==> job 6166 <==
==> flow/design.v (excerpt) <==
module Pipelined_Processor(
input CLK,
input reset,
output [7:0] imem_addr,
input [15:0] imem_data,
output [7:0] dmem_addr,
output [7:0] dmem_wdata,
output dmem_we,
input [7:0] dmem_rdata,
output [7:0] result 
   );
wire pcsrc;
wire [7:0] pcplus1_f;
wire [7:0] pcnext_f;
wire [7:0] pc_f, pc_d;
wire [15:0] instr_f, instr_d;
wire signed [7:0] SrcA_d, SrcA_e;
wire signed [7:0] RD1e, RD2e;  
wire signed [7:0] SrcB ;
wire Zero;
wire [7:0] ALUResult_e, ALUResult_m, ALUResult_w;
wire [3:0] ALUControl_d, ALUControl_e;
wire ALUSrc_d, ALUSrc_e, ResultSrc_e, ResultSrc_d, ResultSrc_m, ResultSrc_w;
wire [7:0] pcplus1_d, pcplus1_e, pcplus1_m, pcplus1_w;
wire [2:0] a1_d, Rs1D, Rs2D;
wire [2:0] Rs1E, Rs2E;
wire [2:0] a1_e, a1_m, a1_w;  
wire [3:0] opcode;
wire [2:0] funct;
wire [7:0] SrcB_reg, SrcB_reg_e, SrcB_reg_m;
wire [7:0] wrtdata;
wire [7:0] read_data_w, read_data_m;
wire MemWrite_d, MemWrite_e, MemWrite_m;
wire regwrite_d, regwrite_e, regwrite_w, regwrite_m;
wire [7:0] ImmExt_d, ImmExt_e;  
wire [1:0] ForwardAE, ForwardBE;
  ...
Settings: LEC_CHECK=0, ABC_AREA=1, CAP_MARGIN=20, CORE_ASPECT_RATIO=0.5, CORE_MARGIN=9, CORE_UTILIZATION=24, CTS_CLUSTER_DIAMETER=337, CTS_CLUSTER_SIZE=99, PLACE_DENSITY=0.8, SLEW_MARGIN=20, TNS_END_PERCENT=20; clock period 13.5 ns.
run.sh (not shown) runs the stock make flow with config.mk's settings and CLKGATE_MAP_FILE=.
==> inputs of job 4348, as changes to job 6166 <==
==> flow/config.mk (replaced) <==
export PLATFORM = sky130hd
export DESIGN_NAME = Pipelined_Processor
export DESIGN_NICKNAME = Pipelined_Processor
export VERILOG_FILES = /design/flow/design.v
export SDC_FILE = /design/flow/constraint.sdc
export NUM_CORES = 4
export LEC_CHECK = 0
export CAP_MARGIN = 20
export CORE_MARGIN = 2
export CORE_UTILIZATION = 64
export SLEW_MARGIN = 20
==> flow/constraint.sdc (replaced) <==
create_clock -name core_clock -period 7.31 [get_ports {CLK}]
set_input_delay 1.4620 -clock core_clock [delete_from_list [all_inputs] [get_ports {CLK}]]
set_output_delay 1.4620 -clock core_clock [all_outputs]
set_load 0.01 [all_outputs]
==> flow_summary.json <==
{
  "area.combinational_sq_um": 6430,
  "synth_chip_area_sq_um": 11200,
  "outcome": "complete, no violations",
  "combinationalPower_mw": 1.82,
  "buf_share": 0.0534,
  "drt-pass1-iter-count": 7,
  "synth.lib_cells_used.distinct": 67,
  "synth_area_in_simple_gates": 0.260,
  "cts.reportedPaths.clkPinSlew_ps": 60,
  "cell_count_in_the_yosys_report": 1465,
  "dp_slack_ps": 488
}
That was job 6166.
==> flow_summary.json <==
{
  "drt-pass1-iter-count": 5,
  "timing.final.ws_setup_ps": -6150,
  "area.combinational_sq_um": 7520,
  "synth_chip_area_sq_um": 11300,
  "violatedChecks": "setup timing",
  "outcome": "complete, but fails checks",
  "buf_share": 0.162,
  "timing.final.setup_violations": 12,
  "synth_area_in_simple_gates": 0.168
}
That was job 4348.

* * *

==> 06-01 <==
Pipelined_Processor again, from the RTL that the note above started with.
make LEC_CHECK=0 ABC_AREA=1 CAP_MARGIN=20 CORE_MARGIN=2 CORE_UTILIZATION=72 CTS_CLUSTER_DIAMETER=392 CTS_CLUSTER_SIZE=98 SETUP_SLACK_MARGIN=-0.93 SLEW_MARGIN=20 TNS_END_PERCENT=10 finish   # period 9.46 ns
==> 01-24: changes against 06-01 <==
ABC_AREA = unset   (was 1)
CELL_PAD_IN_SITES_DETAIL_PLACEMENT = 1   (was unset)
CORE_UTILIZATION = 40   (was 72)
CTS_CLUSTER_DIAMETER = 198   (was 392)
CTS_CLUSTER_SIZE = unset   (was 98)
MIN_ROUTING_LAYER = met2   (was unset)
SETUP_SLACK_MARGIN = unset   (was -0.93)
==> flow/constraint.sdc (replaced) <==
create_clock -name core_clock -period 13.5 [get_ports {CLK}]
set_input_delay 2.7000 -clock core_clock [delete_from_list [all_inputs] [get_ports {CLK}]]
set_output_delay 2.7000 -clock core_clock [all_outputs]
set_load 0.01 [all_outputs]
==> 10-04: changes against 06-01 <==
ABC_AREA = unset   (was 1)
CELL_PAD_IN_SITES_DETAIL_PLACEMENT = 0   (was unset)
CORE_UTILIZATION = 22   (was 72)
CTS_CLUSTER_DIAMETER = unset   (was 392)
CTS_CLUSTER_SIZE = unset   (was 98)
GPL_ROUTABILITY_DRIVEN = 1   (was unset)
HOLD_SLACK_MARGIN = 0.13   (was unset)
SETUP_SLACK_MARGIN = 4.26   (was -0.93)
TNS_END_PERCENT = unset   (was 10)
==> flow/constraint.sdc (replaced) <==
create_clock -name core_clock -period 23.4 [get_ports {CLK}]
set_input_delay 4.6800 -clock core_clock [delete_from_list [all_inputs] [get_ports {CLK}]]
set_output_delay 4.6800 -clock core_clock [all_outputs]
set_load 0.01 [all_outputs]
==> run notes <==
Status of the implementation.

- By count the netlist is led by sky130_fd_sc_hd__dfrtp_1 (136), sky130_fd_sc_hd__nor2_1 (134), sky130_fd_sc_hd__nand2_1 (108), sky130_fd_sc_hd__a21oi_1 (96), sky130_fd_sc_hd__o21ai_0 (93).
- The run finished with no timing, DRC or antenna violations.
- The main combinational cell family by area after synthesis is AND-OR/OR-AND gates, for reference.
- The floorplan die height is 231 um, for reference.
- The core area is 51100 sq um, for reference.
- The number of rows in the core area is 83, for reference.
- The horizontal die dimension is 231 um, for reference.
# the run above: 10-04

==> run notes <==
Status of the implementation.

- Per the OpenROAD floorplan log, the width of the die is 172 um.
- The run finished, with violations left.
- The floorplan die height is approximately 170 um, for reference.
- In the synthesized netlist, the cells that appear most often are sky130_fd_sc_hd__dfrtp_1 (136), sky130_fd_sc_hd__nor2_1 (134), sky130_fd_sc_hd__nand2_1 (108), sky130_fd_sc_hd__a21oi_1 (96), sky130_fd_sc_hd__o21ai_0 (93).
- The report lists the violated layout checks as negative setup slack.
- Across all setup checks in the final design, the least slack found is -0.361 ns.
- By area, the combinational part of the netlist is dominated by AND-OR/OR-AND gates.
- The number of failing setup endpoints in the final timing report is 8, for reference.
# the run above: 01-24

==> run notes <==
Notes on the physical implementation.

- According to the floorplan report, the placeable core area is 15200 sq um.
- The number of rows in the core area is 45, for reference.
- The flow did not finish.
- The first error in the log reads "[ERROR GRT-0232] Routing congestion too high. Check the congestion heatmap in the GUI".
- The last stage reached is global routing, for reference.
- According to the floorplan report, the die width is 129 um.
- The die is around 130 um tall.
# the run above: 06-01


* * *

==> inputs of indigo <==
Pipelined_Processor again, from the RTL that the note above started with.
clock: 7.37 ns
lec_check: 0
abc_area: 1
cap_margin: 20
core_margin: 2
core_utilization: 72
cts_cluster_diameter: 263
cts_cluster_size: 58
hold_slack_margin: -0.09
setup_slack_margin: 1.82
slew_margin: 20
==> ember: changes against indigo <==
ABC_AREA = default   (was 1)
CORE_UTILIZATION = 71   (was 72)
CTS_CLUSTER_DIAMETER = default   (was 263)
CTS_CLUSTER_SIZE = 37   (was 58)
HOLD_SLACK_MARGIN = default   (was -0.09)
SETUP_SLACK_MARGIN = -0.82   (was 1.82)
==> flow/constraint.sdc (replaced) <==
create_clock -name core_clock -period 12.4 [get_ports {CLK}]
set_input_delay 2.4800 -clock core_clock [delete_from_list [all_inputs] [get_ports {CLK}]]
set_output_delay 2.4800 -clock core_clock [all_outputs]
set_load 0.01 [all_outputs]
==> lagoon: changes against indigo <==
ABC_AREA = default   (was 1)
CTS_CLUSTER_DIAMETER = default   (was 263)
CTS_CLUSTER_SIZE = default   (was 58)
SETUP_SLACK_MARGIN = default   (was 1.82)
==> flow/constraint.sdc (replaced) <==
create_clock -name core_clock -period 13.1 [get_ports {CLK}]
set_input_delay 2.6200 -clock core_clock [delete_from_list [all_inputs] [get_ports {CLK}]]
set_output_delay 2.6200 -clock core_clock [all_outputs]
set_load 0.01 [all_outputs]
==> flow_summary.ini <==
; generated from flow reports
[outcome]
run_status = failed layout checks
violatedChecks = setup timing

[final_timing]
finalSetupViolations = 9
final.setup.worst_slack_ns = -2.34

[yosys]
yosys-stat-cells = 1287
synth_cells = 1287
netlist.top_cell.by_instances = sky130_fd_sc_hd__dfrtp_1
synth-simple-area-share_pct = 16.8
synth.comb.largest_family = AND-OR/OR-AND gates

[global_route]
groute.layer.met3.usage_pct = 12.4

[floorplanning]
row_count = 46
(the above is from ember)
==> flow_summary.ini <==
; generated from flow reports
[outcome]
run_status = failed layout checks
violatedChecks = capacitance limit, slew limit, setup timing

[final_timing]
final.setup.worst_slack_ns = -1.03
finalSetupViolations = 8
maxSlewViolCount = 1

[job]
drv_cap = 1
(the above is from lagoon)
==> flow_summary.ini <==
; generated from flow reports
[floorplanning]
row_count = 45

[outcome]
run_status = did not finish
error_that_stopped_the_run = [ERROR GRT-0116] Global routing finished with congestion. Check the congestion regions in the DRC Viewer.
outcome.stop_stage = global routing (5_1_grt)

[yosys]
synth.comb.largest_family = simple AND/OR/NAND/NOR gates
synth_cells = 1465
(the above is from indigo)

* * *

==> build 43 <==
Starting RTL as in the previous note.
Settings: LEC_CHECK=0, ABC_AREA=1, CAP_MARGIN=20, CELL_PAD_IN_SITES_GLOBAL_PLACEMENT=0, CORE_MARGIN=2, CORE_UTILIZATION=69, CTS_CLUSTER_DIAMETER=52, CTS_CLUSTER_SIZE=72, GPL_ROUTABILITY_DRIVEN=1, GPL_TIMING_DRIVEN=1, HOLD_SLACK_MARGIN=-0.02, MAX_ROUTING_LAYER=met5, SETUP_SLACK_MARGIN=1.64, SLEW_MARGIN=20, TNS_END_PERCENT=75; clock period 11.5 ns.
==> trial 31: changes against build 43 <==
ABC_AREA = not set   (was 1)
CORE_ASPECT_RATIO = 1.99   (was not set)
CORE_MARGIN = 5   (was 2)
CORE_UTILIZATION = 58   (was 69)
CTS_CLUSTER_DIAMETER = 299   (was 52)
CTS_CLUSTER_SIZE = 92   (was 72)
PLACE_DENSITY = 0.41   (was not set)
SETUP_SLACK_MARGIN = not set   (was 1.64)
SLEW_MARGIN = 0   (was 20)
TNS_END_PERCENT = 10   (was 75)
==> flow/constraint.sdc (replaced) <==
create_clock -name core_clock -period 14.1 [get_ports {CLK}]
set_input_delay 2.8200 -clock core_clock [delete_from_list [all_inputs] [get_ports {CLK}]]
set_output_delay 2.8200 -clock core_clock [all_outputs]
set_load 0.01 [all_outputs]
==> trial 5: changes against build 43 <==
ABC_AREA = not set   (was 1)
CORE_UTILIZATION = 66   (was 69)
CTS_CLUSTER_DIAMETER = not set   (was 52)
CTS_CLUSTER_SIZE = 13   (was 72)
PLACE_DENSITY = 0.67   (was not set)
SETUP_SLACK_MARGIN = -0.72   (was 1.64)
==> flow/constraint.sdc (replaced) <==
create_clock -name core_clock -period 11.2 [get_ports {CLK}]
set_input_delay 2.2400 -clock core_clock [delete_from_list [all_inputs] [get_ports {CLK}]]
set_output_delay 2.2400 -clock core_clock [all_outputs]
set_load 0.01 [all_outputs]
==> build 57: changes against build 43 <==
CELL_PAD_IN_SITES_GLOBAL_PLACEMENT = not set   (was 0)
CORE_UTILIZATION = 67   (was 69)
CTS_CLUSTER_DIAMETER = 222   (was 52)
CTS_CLUSTER_SIZE = 73   (was 72)
GPL_ROUTABILITY_DRIVEN = not set   (was 1)
GPL_TIMING_DRIVEN = not set   (was 1)
HOLD_SLACK_MARGIN = not set   (was -0.02)
MAX_ROUTING_LAYER = not set   (was met5)
SETUP_SLACK_MARGIN = not set   (was 1.64)
TNS_END_PERCENT = not set   (was 75)
==> flow/constraint.sdc (replaced) <==
create_clock -name core_clock -period 11.2 [get_ports {CLK}]
set_input_delay 2.2400 -clock core_clock [delete_from_list [all_inputs] [get_ports {CLK}]]
set_output_delay 2.2400 -clock core_clock [all_outputs]
set_load 0.01 [all_outputs]
==> Slide: Implementation Results <==
Physical Implementation Snapshot

Layout
  • Post-Route Utilization: 0.8315
  • Non-clock buffer share: 0.09879

Final timing
  • Post-route setup slack: -0.7004 ns
  • Setup Viol. Count Final: 8

Routing
  • Metal2 WL: 16310 µm
  • Routed wl met3: 3896 µm

Pwr
  • Internal Power: 0.002186 W

Status
  • Violated Checks: setup timing
  • Status: finished with violations
-- figures above: build 57

==> Slide: Implementation Results <==
Physical Implementation Snapshot

Pwr
  • Internal Power: 0.002258 W

Layout
  • Post-Route Utilization: 0.8628
  • Non-clock buffer share: 0.1428

Final timing
  • Post-route setup slack: -3.713 ns
  • Setup Viol. Count Final: 10

Routing
  • Metal2 WL: 19240 µm

Status
  • Status: finished with violations
  • Violated Checks: setup timing

Worst setup path
  • Critical Path End Type: register
-- figures above: trial 5

==> Slide: Implementation Results <==
Physical Implementation Snapshot

Pwr
  • P_comb: 0.00357 W
  • Internal Power: 0.002341 W

Die
  • Die W: 131.2 µm

Final timing
  • Post-route setup slack: -2.017 ns
  • Setup Viol. Count Final: 9

Routing
  • Diode count: 2
  • Metal2 WL: 18180 µm
  • Routed wl met3: 7257 µm

Layout
  • Non-clock buffer share: 0.09413
  • Post-Route Utilization: 0.8692

Worst setup path
  • Worst R2R Path Depth: 80

Status
  • Status: finished with violations
  • Violated Checks: setup timing
-- figures above: build 43

==> Slide: Implementation Results <==
Physical Implementation Snapshot

Yosys
  • Mean Syn Cell Area: 8.804 µm²

Layout
  • Non-clock buffer share: 0.08310
  • Post-Route Utilization: 0.6849

Final timing
  • Post-route setup slack: 0.7484 ns
  • Setup Viol. Count Final: 0
  • F_max: 0.07490 GHz

Hold path
  • Hold Path Stages: 0

Worst setup path
  • CP Capture Point: p0.pc[7]

CTS
  • Clock buffer depth: 2
  • CTS tree: yes

Routing
  • Overall routed net length: 39710 µm
  • Drt initial violations: 586
  • Routed wl met3: 2253 µm
  • Metal2 WL: 20500 µm

Status
  • Status: timing/DRC/antenna clean
-- figures above: trial 31


* * *

==> branch yarrow: inputs <==
Pipelined_Processor again, from the RTL that the note above started with.
// Pipelined_Processor
module Pipelined_Processor(
input CLK,
input reset,
output [7:0] imem_addr,
input [15:0] imem_data,
output [7:0] dmem_addr,
output [7:0] dmem_wdata,
output dmem_we,
input [7:0] dmem_rdata,
output [7:0] result 
   );
wire pcsrc;
wire [7:0] pcplus1_f;
wire [7:0] pcnext_f;
wire [7:0] pc_f, pc_d;
wire [15:0] instr_f, instr_d;
wire signed [7:0] SrcA_d, SrcA_e;
wire signed [7:0] RD1e, RD2e;  
wire signed [7:0] SrcB ;
wire Zero;
wire [7:0] ALUResult_e, ALUResult_m, ALUResult_w;
wire [3:0] ALUControl_d, ALUControl_e;
wire ALUSrc_d, ALUSrc_e, ResultSrc_e, ResultSrc_d, ResultSrc_m, ResultSrc_w;
wire [7:0] pcplus1_d, pcplus1_e, pcplus1_m, pcplus1_w;
wire [2:0] a1_d, Rs1D, Rs2D;
wire [2:0] Rs1E, Rs2E;
wire [2:0] a1_e, a1_m, a1_w;  
wire [3:0] opcode;
wire [2:0] funct;
wire [7:0] SrcB_reg, SrcB_reg_e, SrcB_reg_m;
wire [7:0] wrtdata;
wire [7:0] read_data_w, read_data_m;
wire MemWrite_d, MemWrite_e, MemWrite_m;
wire regwrite_d, regwrite_e, regwrite_w, regwrite_m;
wire [7:0] ImmExt_d, ImmExt_e;  
wire [1:0] ForwardAE, ForwardBE;
wire stallF, flushD, stallD, flushE;
pc p0(.pcnext(pcnext_f),. reset(reset), .pc(pc_f), .stallF(stallF), .clk(CLK));
assign pcplus1_f = pc_f + 1;
assign imem_addr = pc_f;
assign instr_f = imem_data;
assign opcode = instr_f[15:12];
assign pcnext_f = (opcode == 4'b0101 && Zero) ? (pc_f + ImmExt_d) : 
  (pcsrc) ? ImmExt_d :
                (pc_f + 1);
assign a1_d = instr_f[8:6];   
assign funct = instr_f[11:9];
assign Rs1D = instr_f[5:3];
assign Rs2D = instr_f[2:0];
  Extender e0(.in0(Rs2D), .ImmExt(ImmExt_d));
IF_ID l0(.clk(CLK), .flushD(flushD), .stallD(stallD), .pcplus1_f(pcnext_f), .pcplus1_d(pcplus1_d),  .reset(reset), .pc_f(pc_f), .pc_d(pc_d),  .instr_d(instr_d), .instr_f(instr_f));
  ...
clock: 10.0 ns
lec_check: 0
abc_area: 1
cap_margin: 20
core_margin: 2
core_utilization: 72
cts_cluster_diameter: 400
cts_cluster_size: 98
setup_slack_margin: 1.52
slew_margin: 20
tns_end_percent: 15
==> branch cedar: changes against branch yarrow <==
==> flow/config.mk (replaced) <==
export PLATFORM = sky130hd
export DESIGN_NAME = Pipelined_Processor
export DESIGN_NICKNAME = Pipelined_Processor
export VERILOG_FILES = /design/flow/design.v
export SDC_FILE = /design/flow/constraint.sdc
export NUM_CORES = 4
export LEC_CHECK = 0
export CAP_MARGIN = 20
export CELL_PAD_IN_SITES_DETAIL_PLACEMENT = 1
export CORE_MARGIN = 2
export CORE_UTILIZATION = 40
export HOLD_SLACK_MARGIN = 0.05
export MIN_ROUTING_LAYER = met2
export SETUP_SLACK_MARGIN = 3.19
export SLEW_MARGIN = 20
==> flow/constraint.sdc (replaced) <==
create_clock -name core_clock -period 13.5 [get_ports {CLK}]
set_input_delay 2.7000 -clock core_clock [delete_from_list [all_inputs] [get_ports {CLK}]]
set_output_delay 2.7000 -clock core_clock [all_outputs]
set_load 0.01 [all_outputs]
==> notes <==
Branch cedar completed and failed the layout checks on setup timing. Branch yarrow stopped in 5_1_grt. Against branch yarrow, the synthesized cell count of branch cedar is smaller by about 12%. Of branch yarrow and branch cedar, branch cedar has the higher die size (gap about 44%, measured against branch cedar). Of branch cedar and branch yarrow, branch cedar has the higher synthesized area (gap about 1.4%, measured against branch yarrow).
Power and IR drop assume default switching activity.
